==> inputs of job 7755 <==
==> flow/design.v <==
module alu #(parameter DATA_WIDTH = 32, OP = 3)
(
    input wire start,
    input wire clk,
    input wire reset_n,
    input wire [DATA_WIDTH - 1 : 0] A,
    input wire [DATA_WIDTH - 1 : 0] B,
    input wire [OP - 1 : 0] op,
    output reg [DATA_WIDTH - 1 : 0] result,
    output reg done
);
  localparam AND = 3'b000;   
  localparam OR  = 3'b001;   
  localparam ADD = 3'b010;   
  localparam NOP = 3'b011;   
  localparam SUB = 3'b100;   
  localparam MUL = 3'b101;   
  localparam SLT = 3'b110;   
  reg done_reg;
  reg [DATA_WIDTH - 1 : 0] result_reg;
  always @(posedge clk or negedge reset_n) begin
    if (!reset_n) begin
      result_reg <= 32'h00000000;
    end
    else begin
      if(start) begin
        case (op)
          AND: result_reg <=  A & B;
          OR : result_reg <=  A | B;
          ADD: result_reg <=  A + B;
          SUB: result_reg <=  A - B;
          MUL: result_reg <=  A * B;
          SLT: result_reg <= (A < B) ? 32'b1 : 32'b0;
          default: result_reg <= 32'h00000000;
        endcase
      end
    end
  end
  always @(posedge clk or negedge reset_n) begin
    if(!reset_n) begin
      done_reg <= 1'b0;
    end
    else begin
      if(start && (op != NOP)) begin
        done_reg <= 1'b1;
      end
      else begin
        done_reg <= 1'b0;
      end
    end
  end
  always @(posedge clk or negedge reset_n) begin
    if (!reset_n) begin
      done <= 1'b0;
    end
    else begin
      done <= done_reg;
    end
  end
  always @(posedge clk or negedge reset_n) begin
    if (!reset_n) begin
      result <= 32'h00000000;
    end
    else begin
      result <= result_reg;
    end
  end
endmodule
==> flow/run.sh <==
#!/bin/bash
# the make line also repeats each setting of config.mk as NAME=value (left out here)
make -C /OpenROAD-flow-scripts/flow DESIGN_CONFIG=/design/flow/config.mk WORK_HOME=/design/flow/orfs CLKGATE_MAP_FILE= finish
==> flow/config.mk <==
export PLATFORM = sky130hd
export DESIGN_NAME = alu
export DESIGN_NICKNAME = alu
export VERILOG_FILES = /design/flow/design.v
export SDC_FILE = /design/flow/constraint.sdc
export NUM_CORES = 4
export LEC_CHECK = 0
export CAP_MARGIN = 20
export CORE_MARGIN = 2
export CORE_UTILIZATION = 40
export GPL_ROUTABILITY_DRIVEN = 0
export SETUP_SLACK_MARGIN = -0.04
export SLEW_MARGIN = 20
==> flow/constraint.sdc <==
create_clock -name core_clock -period 9.5 [get_ports {clk}]
set_input_delay 1.9000 -clock core_clock [delete_from_list [all_inputs] [get_ports {clk}]]
set_output_delay 1.9000 -clock core_clock [all_outputs]
set_load 0.01 [all_outputs]
==> job 1061: changes against job 7755 <==
--- a/flow/config.mk
+++ b/flow/config.mk
@@ -9,5 +9,6 @@
 export CORE_MARGIN = 2
-export CORE_UTILIZATION = 40
-export GPL_ROUTABILITY_DRIVEN = 0
-export SETUP_SLACK_MARGIN = -0.04
+export CORE_UTILIZATION = 70
+export CTS_CLUSTER_DIAMETER = 363
+export CTS_CLUSTER_SIZE = 37
 export SLEW_MARGIN = 20
+export TNS_END_PERCENT = 5
==> flow/constraint.sdc (replaced) <==
create_clock -name core_clock -period 7.72 [get_ports {clk}]
set_input_delay 1.5440 -clock core_clock [delete_from_list [all_inputs] [get_ports {clk}]]
set_output_delay 1.5440 -clock core_clock [all_outputs]
set_load 0.01 [all_outputs]
==> job 7530: changes against job 7755 <==
--- a/flow/config.mk
+++ b/flow/config.mk
@@ -9,5 +9,5 @@
 export CORE_MARGIN = 2
-export CORE_UTILIZATION = 40
-export GPL_ROUTABILITY_DRIVEN = 0
-export SETUP_SLACK_MARGIN = -0.04
+export CORE_UTILIZATION = 64
+export CTS_CLUSTER_SIZE = 35
 export SLEW_MARGIN = 20
+export TNS_END_PERCENT = 5
==> flow/constraint.sdc (replaced) <==
create_clock -name core_clock -period 7.78 [get_ports {clk}]
set_input_delay 1.5560 -clock core_clock [delete_from_list [all_inputs] [get_ports {clk}]]
set_output_delay 1.5560 -clock core_clock [all_outputs]
set_load 0.01 [all_outputs]
==> impl_metrics.tcl <==
# implementation run metrics
set metrics [dict create \
    timing.final.setup_violations 17 \
    failed_layout_checks "setup timing" \
    layout_setup_ws_ns -0.6414 \
    run_status "failed layout checks" \
]
That was job 7530.
==> impl_metrics.tcl <==
# yosys + openroad results
set metrics [dict create \
    row_count 64 \
    firstError "[ERROR GRT-0116] Global routing finished with congestion. Check the congestion regions in the DRC Viewer." \
    run_status "did not finish" \
    gr-usage-met1_pct 75.04 \
    outcome.stop_stage "global routing" \
]
That was job 1061.
==> impl_metrics.tcl <==
# implementation run metrics
set metrics [dict create \
    run_status "finished clean" \
    timing.final.setup_violations 0 \
    layout_setup_ws_ns 0.3239 \
    port_buffers 102 \
]
That was job 7755.

========
==> inputs of exp/violet <==
Starts from the design.v that is shown in full above.
Settings: LEC_CHECK=0, ABC_AREA=0, CAP_MARGIN=20, CORE_ASPECT_RATIO=0.96, CORE_MARGIN=2, CORE_UTILIZATION=58, CTS_CLUSTER_SIZE=29, HOLD_SLACK_MARGIN=-0.02, PLACE_DENSITY=0.6, SETUP_SLACK_MARGIN=-0.48, SLEW_MARGIN=10; clock period 7.68 ns.
run.sh (not shown) runs the stock make flow with config.mk's settings and CLKGATE_MAP_FILE=.
==> exp/harbor: changes against exp/violet <==
==> flow/config.mk (replaced) <==
export PLATFORM = sky130hd
export DESIGN_NAME = alu
export DESIGN_NICKNAME = alu
export VERILOG_FILES = /design/flow/design.v
export SDC_FILE = /design/flow/constraint.sdc
export NUM_CORES = 4
export LEC_CHECK = 0
export CAP_MARGIN = 20
export CORE_MARGIN = 2
export CORE_UTILIZATION = 66
export SLEW_MARGIN = 20
==> flow/constraint.sdc (replaced) <==
create_clock -name core_clock -period 7.78 [get_ports {clk}]
set_input_delay 1.5560 -clock core_clock [delete_from_list [all_inputs] [get_ports {clk}]]
set_output_delay 1.5560 -clock core_clock [all_outputs]
set_load 0.01 [all_outputs]
==> qor summary <==
|  | exp/harbor | exp/violet |
|---|---|---|
| Number of resized instances in the post-cts repair step | 545 | 193 |
| Core Box Area | 0.0327 mm^2 | 0.0372 mm^2 |
| Die span in x | 187 um | 203 um |
| Number of setup buffers added after CTS | 84 | 34 |
| Area after detailed placement | 0.0259 mm^2 | 0.0260 mm^2 |
| Outcome | did not finish | complete, but fails checks |
| Last stage reached | 5_1_grt | - |
| Violated checks | - | negative setup slack |
| Bufs on Longest Clock Path | 2 | 2 |
| Die footprint | 0.0348 mm^2 | 0.0395 mm^2 |
| Placed wire-length estimate | 72,900 um | 73,100 um |
| Core utilization before placement | 0.672 | 0.591 |
| Inst Count DP | 3,386 | 3,444 |
| Placer congestion estimate | 1.07 | 1.03 |
| Post-Place Worst Slack | -1.23 ns | -1.39 ns |
| Floorplan die height | 187 um | 195 um |
| Num rows | 66 | 69 |

========
==> run a <==
Starts from the design.v that is shown in full above.
==> flow/config.mk <==
export PLATFORM = sky130hd
export DESIGN_NAME = alu
export DESIGN_NICKNAME = alu
export VERILOG_FILES = /design/flow/design.v
export SDC_FILE = /design/flow/constraint.sdc
export NUM_CORES = 4
export LEC_CHECK = 0
export CAP_MARGIN = 20
export CORE_MARGIN = 2
export CORE_UTILIZATION = 63
export CTS_CLUSTER_DIAMETER = 213
export CTS_CLUSTER_SIZE = 98
export SLEW_MARGIN = 20
==> flow/constraint.sdc <==
create_clock -name core_clock -period 4.03 [get_ports {clk}]
set_input_delay 0.8060 -clock core_clock [delete_from_list [all_inputs] [get_ports {clk}]]
set_output_delay 0.8060 -clock core_clock [all_outputs]
set_load 0.01 [all_outputs]
==> inputs of run b, as changes to run a <==
Settings changed: CORE_UTILIZATION 63 to 64, CTS_CLUSTER_DIAMETER 213 to default, CTS_CLUSTER_SIZE 98 to default.
==> flow/constraint.sdc (replaced) <==
create_clock -name core_clock -period 9.23 [get_ports {clk}]
set_input_delay 1.8460 -clock core_clock [delete_from_list [all_inputs] [get_ports {clk}]]
set_output_delay 1.8460 -clock core_clock [all_outputs]
set_load 0.01 [all_outputs]
==> inputs of run c, as changes to run a <==
Settings changed: CORE_UTILIZATION 63 to 58, CTS_CLUSTER_DIAMETER 213 to default, CTS_CLUSTER_SIZE 98 to default, TNS_END_PERCENT from default to 5.
==> flow/constraint.sdc (replaced) <==
create_clock -name core_clock -period 7.72 [get_ports {clk}]
set_input_delay 1.5440 -clock core_clock [delete_from_list [all_inputs] [get_ports {clk}]]
set_output_delay 1.5440 -clock core_clock [all_outputs]
set_load 0.01 [all_outputs]
==> inputs of run d, as changes to run a <==
Settings changed: CORE_UTILIZATION 63 to 45, CTS_CLUSTER_DIAMETER 213 to default, CTS_CLUSTER_SIZE 98 to default.
==> flow/constraint.sdc (replaced) <==
create_clock -name core_clock -period 9.5 [get_ports {clk}]
set_input_delay 1.9000 -clock core_clock [delete_from_list [all_inputs] [get_ports {clk}]]
set_output_delay 1.9000 -clock core_clock [all_outputs]
set_load 0.01 [all_outputs]
==> CHANGELOG.md <==
### Changed

- Post-cts gate resize count: 0
- Dpl hpwl: 71.2 mm
- Met1 usage: between 50% and 60%
- FP Rows: 67
- Core ar.: 33700 um2
- Die width: between 150 and 200 um
- DIE AREA: 35900 um2
- Status: finished clean
- Placed cell count: 3281
- Place WS: -0.119 ns
- Placement Cell Area: 24900 um2
- Grt ovf: 0
- Global-route met2 utilization: roughly 76%
the above is filed under run b

==> CHANGELOG.md <==
### Changed

- Status: finished clean
- FP Rows: slightly above 80
- Worst path max stage delay: 0.57 ns
- Core ar.: 48500 um2
- Placement Cell Area: 24700 um2
- Die width: 225 um
- Synth Area in Adders: 49.8%
- Post-cts gate resize count: 0
- DIE AREA: slightly above 50000 um2
- Worst slew margin: 19.9%
- Global-route met2 utilization: 58.7%
- Fin cells: about 3400
- Place WS: -0.120 ns
- Area growth, synth to finish: 13.8%
- Drt wl/cell: around 26 um
- Dpl hpwl: between 70 and 80 mm
the above is filed under run d

==> CHANGELOG.md <==
### Physical design

- Dpl hpwl: between 70 and 80 mm
- Global-route met2 utilization: 89.2%
- Status: did not finish
- Place WS: -4.21 ns
- Die width: 191 um
- Exit stage: global routing (5_1_grt)
- FP Rows: between 60 and 70
- Post-cts gate resize count: 548
- First Error: [ERROR GRT-0116] Global routing finished with congestion. Check the congestion regions in the DRC Viewer.
- Placed cell count: roughly 3500
- Grt ovf: 16
- Placement Cell Area: 27400 um2
the above is filed under run a

==> CHANGELOG.md <==
### Changed

- Status: complete, but fails checks
- Layout Check Fails: negative setup slack
- Placement Cell Area: 25900 um2
- Grt ovf: 0
- Final setup viols: 20
- Dpl hpwl: 72.4 mm
- Final setup margin: -0.705 ns
- Place WS: -1.33 ns
- DIE AREA: 39500 um2
- Met1 usage: 56.3%
- Global-route met2 utilization: a little over two thirds
- Core ar.: between 30000 and 40000 um2
the above is filed under run c

